==> 12-21 <==
// sig_altmult_add
module sig_altmult_add
(
	input signed [15:0] dataa, datab, datac, datad,
	input 		clock, aclr,
	output reg 	[32:0] result
);
==> flow/config.mk <==
export PLATFORM = sky130hd
export DESIGN_NAME = sig_altmult_add
export DESIGN_NICKNAME = sig_altmult_add
export VERILOG_FILES = /design/flow/design.v
export SDC_FILE = /design/flow/constraint.sdc
export NUM_CORES = 4
export LEC_CHECK = 0
export ABC_AREA = 1
export CAP_MARGIN = 10
export CELL_PAD_IN_SITES_DETAIL_PLACEMENT = 2
export CELL_PAD_IN_SITES_GLOBAL_PLACEMENT = 3
export CORE_MARGIN = 5
export CORE_UTILIZATION = 47
export CTS_CLUSTER_DIAMETER = 60
export GPL_ROUTABILITY_DRIVEN = 1
export GPL_TIMING_DRIVEN = 0
export HOLD_SLACK_MARGIN = 0.15
export MAX_ROUTING_LAYER = met4
export MIN_ROUTING_LAYER = met1
export PLACE_DENSITY_LB_ADDON = 0.19
export SETUP_SLACK_MARGIN = 0.72
export SLEW_MARGIN = 20
==> flow/constraint.sdc <==
create_clock -name core_clock -period 3.95 [get_ports {clock}]
set_input_delay 0.7900 -clock core_clock [delete_from_list [all_inputs] [get_ports {clock}]]
set_output_delay 0.7900 -clock core_clock [all_outputs]
set_load 0.01 [all_outputs]
run.sh (not shown) runs the stock make flow with config.mk's settings and CLKGATE_MAP_FILE=.
==> 03-02: changes against 12-21 <==
- CELL_PAD_IN_SITES_DETAIL_PLACEMENT: 2 -> 0
- CELL_PAD_IN_SITES_GLOBAL_PLACEMENT: 3 -> default
- CORE_MARGIN: 5 -> 2
- CORE_UTILIZATION: 47 -> 72
- CTS_CLUSTER_DIAMETER: 60 -> 79
- CTS_CLUSTER_SIZE: default -> 46
- GPL_TIMING_DRIVEN: 0 -> default
- HOLD_SLACK_MARGIN: 0.15 -> default
- MAX_ROUTING_LAYER: met4 -> met5
- PLACE_DENSITY: default -> 0.87
- PLACE_DENSITY_LB_ADDON: 0.19 -> default
==> flow/constraint.sdc (replaced) <==
create_clock -name core_clock -period 6.36 [get_ports {clock}]
set_input_delay 1.2720 -clock core_clock [delete_from_list [all_inputs] [get_ports {clock}]]
set_output_delay 1.2720 -clock core_clock [all_outputs]
set_load 0.01 [all_outputs]
==> 02-27: changes against 12-21 <==
- ABC_AREA: 1 -> default
- CELL_PAD_IN_SITES_DETAIL_PLACEMENT: 2 -> 0
- CELL_PAD_IN_SITES_GLOBAL_PLACEMENT: 3 -> default
- CTS_CLUSTER_DIAMETER: 60 -> 79
- HOLD_SLACK_MARGIN: 0.15 -> 0.23
- MIN_ROUTING_LAYER: met1 -> met2
- PLACE_DENSITY_LB_ADDON: 0.19 -> 0.1
==> flow/constraint.sdc (replaced) <==
create_clock -name core_clock -period 5.24 [get_ports {clock}]
set_input_delay 1.0480 -clock core_clock [delete_from_list [all_inputs] [get_ports {clock}]]
set_output_delay 1.0480 -clock core_clock [all_outputs]
set_load 0.01 [all_outputs]
==> summary of the runs <==
- Against 02-27, the first-iteration DRC count of 03-02 is smaller by about 4%.
- 02-27 finished with negative setup slack left. 12-21 died in global placement without I/O on FLW-0024. 03-02 finished clean.
- In via count, 02-27 and 03-02 hardly differ.
- Against 03-02, the sequential share of layout area of 02-27 is lower by 0.22 points.
- Of 02-27 and 03-02, 02-27 has the higher cell area (gap 1.1%, measured against 03-02).


==> inputs of wip/zinc <==
==> flow/design.v <==
module sig_altmult_add
(
	input signed [15:0] dataa, datab, datac, datad,
	input 		clock, aclr,
	output reg 	[32:0] result
);
	reg signed	[15:0] dataa_reg, datab_reg, datac_reg, datad_reg;
	reg signed	[31:0] mult0_result, mult1_result;
	always @ (posedge clock or posedge aclr) begin
    	if (aclr) begin
			dataa_reg <= {16{1'b0}};
			datab_reg <= {16{1'b0}};
			datac_reg <= {16{1'b0}};
			datad_reg <= {16{1'b0}};
			mult0_result <= {32{1'b0}};
			mult1_result <= {32{1'b0}};
			result <= {33{1'b0}};
		end
		else begin
			dataa_reg <= dataa;
			datab_reg <= datab;
			datac_reg <= datac;
			datad_reg <= datad;
			mult0_result <= dataa_reg * datab_reg;
			mult1_result <= datac_reg * datad_reg;
			result <= mult0_result + mult1_result;
		end
	end
endmodule
==> flow/run.sh <==
#!/bin/bash
# the make line also repeats each setting of config.mk as NAME=value (left out here)
make -C /OpenROAD-flow-scripts/flow DESIGN_CONFIG=/design/flow/config.mk WORK_HOME=/design/flow/orfs CLKGATE_MAP_FILE= finish
==> flow/config.mk <==
export PLATFORM = sky130hd
export DESIGN_NAME = sig_altmult_add
export DESIGN_NICKNAME = sig_altmult_add
export VERILOG_FILES = /design/flow/design.v
export SDC_FILE = /design/flow/constraint.sdc
export NUM_CORES = 4
export LEC_CHECK = 0
export CAP_MARGIN = 20
export CELL_PAD_IN_SITES_GLOBAL_PLACEMENT = 0
export CORE_ASPECT_RATIO = 0.77
export CORE_MARGIN = 9
export CORE_UTILIZATION = 40
export GPL_TIMING_DRIVEN = 0
export MAX_ROUTING_LAYER = met4
export PLACE_DENSITY_LB_ADDON = 0.2
export SETUP_SLACK_MARGIN = 3.05
export SLEW_MARGIN = 10
==> flow/constraint.sdc <==
create_clock -name core_clock -period 11.5 [get_ports {clock}]
set_input_delay 2.3000 -clock core_clock [delete_from_list [all_inputs] [get_ports {clock}]]
set_output_delay 2.3000 -clock core_clock [all_outputs]
set_load 0.01 [all_outputs]
==> wip/juniper (differences from wip/zinc) <==
- CELL_PAD_IN_SITES_GLOBAL_PLACEMENT: 0 -> not set
- CORE_ASPECT_RATIO: 0.77 -> not set
- CORE_MARGIN: 9 -> 2
- CORE_UTILIZATION: 40 -> 72
- CTS_CLUSTER_DIAMETER: not set -> 362
- CTS_CLUSTER_SIZE: not set -> 47
- GPL_TIMING_DRIVEN: 0 -> not set
- MAX_ROUTING_LAYER: met4 -> not set
- PLACE_DENSITY_LB_ADDON: 0.2 -> 0.01
- SETUP_SLACK_MARGIN: 3.05 -> not set
- SLEW_MARGIN: 10 -> 20
==> flow/constraint.sdc (replaced) <==
create_clock -name core_clock -period 5.43 [get_ports {clock}]
set_input_delay 1.0860 -clock core_clock [delete_from_list [all_inputs] [get_ports {clock}]]
set_output_delay 1.0860 -clock core_clock [all_outputs]
set_load 0.01 [all_outputs]
==> results <==
metric                                                                         wip/zinc                 wip/juniper
Cts repair resizes                                                                    0                         183
Pin slew with the least headroom to its limit                                  0.785 ns                    0.851 ns
Capture instance of the worst register-to-register path      mult0_result[28]$_DFF_PP0_  mult1_result[31]$_DFF_PP0_
DP Wirelength                                                                   54.5 mm                     51.1 mm
Cell at the slowest stage of the critical path                 sky130_fd_sc_hd__dfrtp_1       sky130_fd_sc_hd__fa_1
Worst Slack Setup Final                                                         4.13 ns                   -0.758 ns
Routed vias                                                                       17.8k                       21.4k
Result of the run                                               complete, no violations             failed layout checks
Reasons for failing layout checks                                                     -                setup timing
Largest fanout on the critical path                                                  10                           6
DIE AREA                                                                      73300 µm²                   37000 µm²
Clock latency at the later pin of the worst-skew pair                           0.49 ns                     0.50 ns
Data arrival at the endpoint of the critical path                               7.71 ns                     6.60 ns
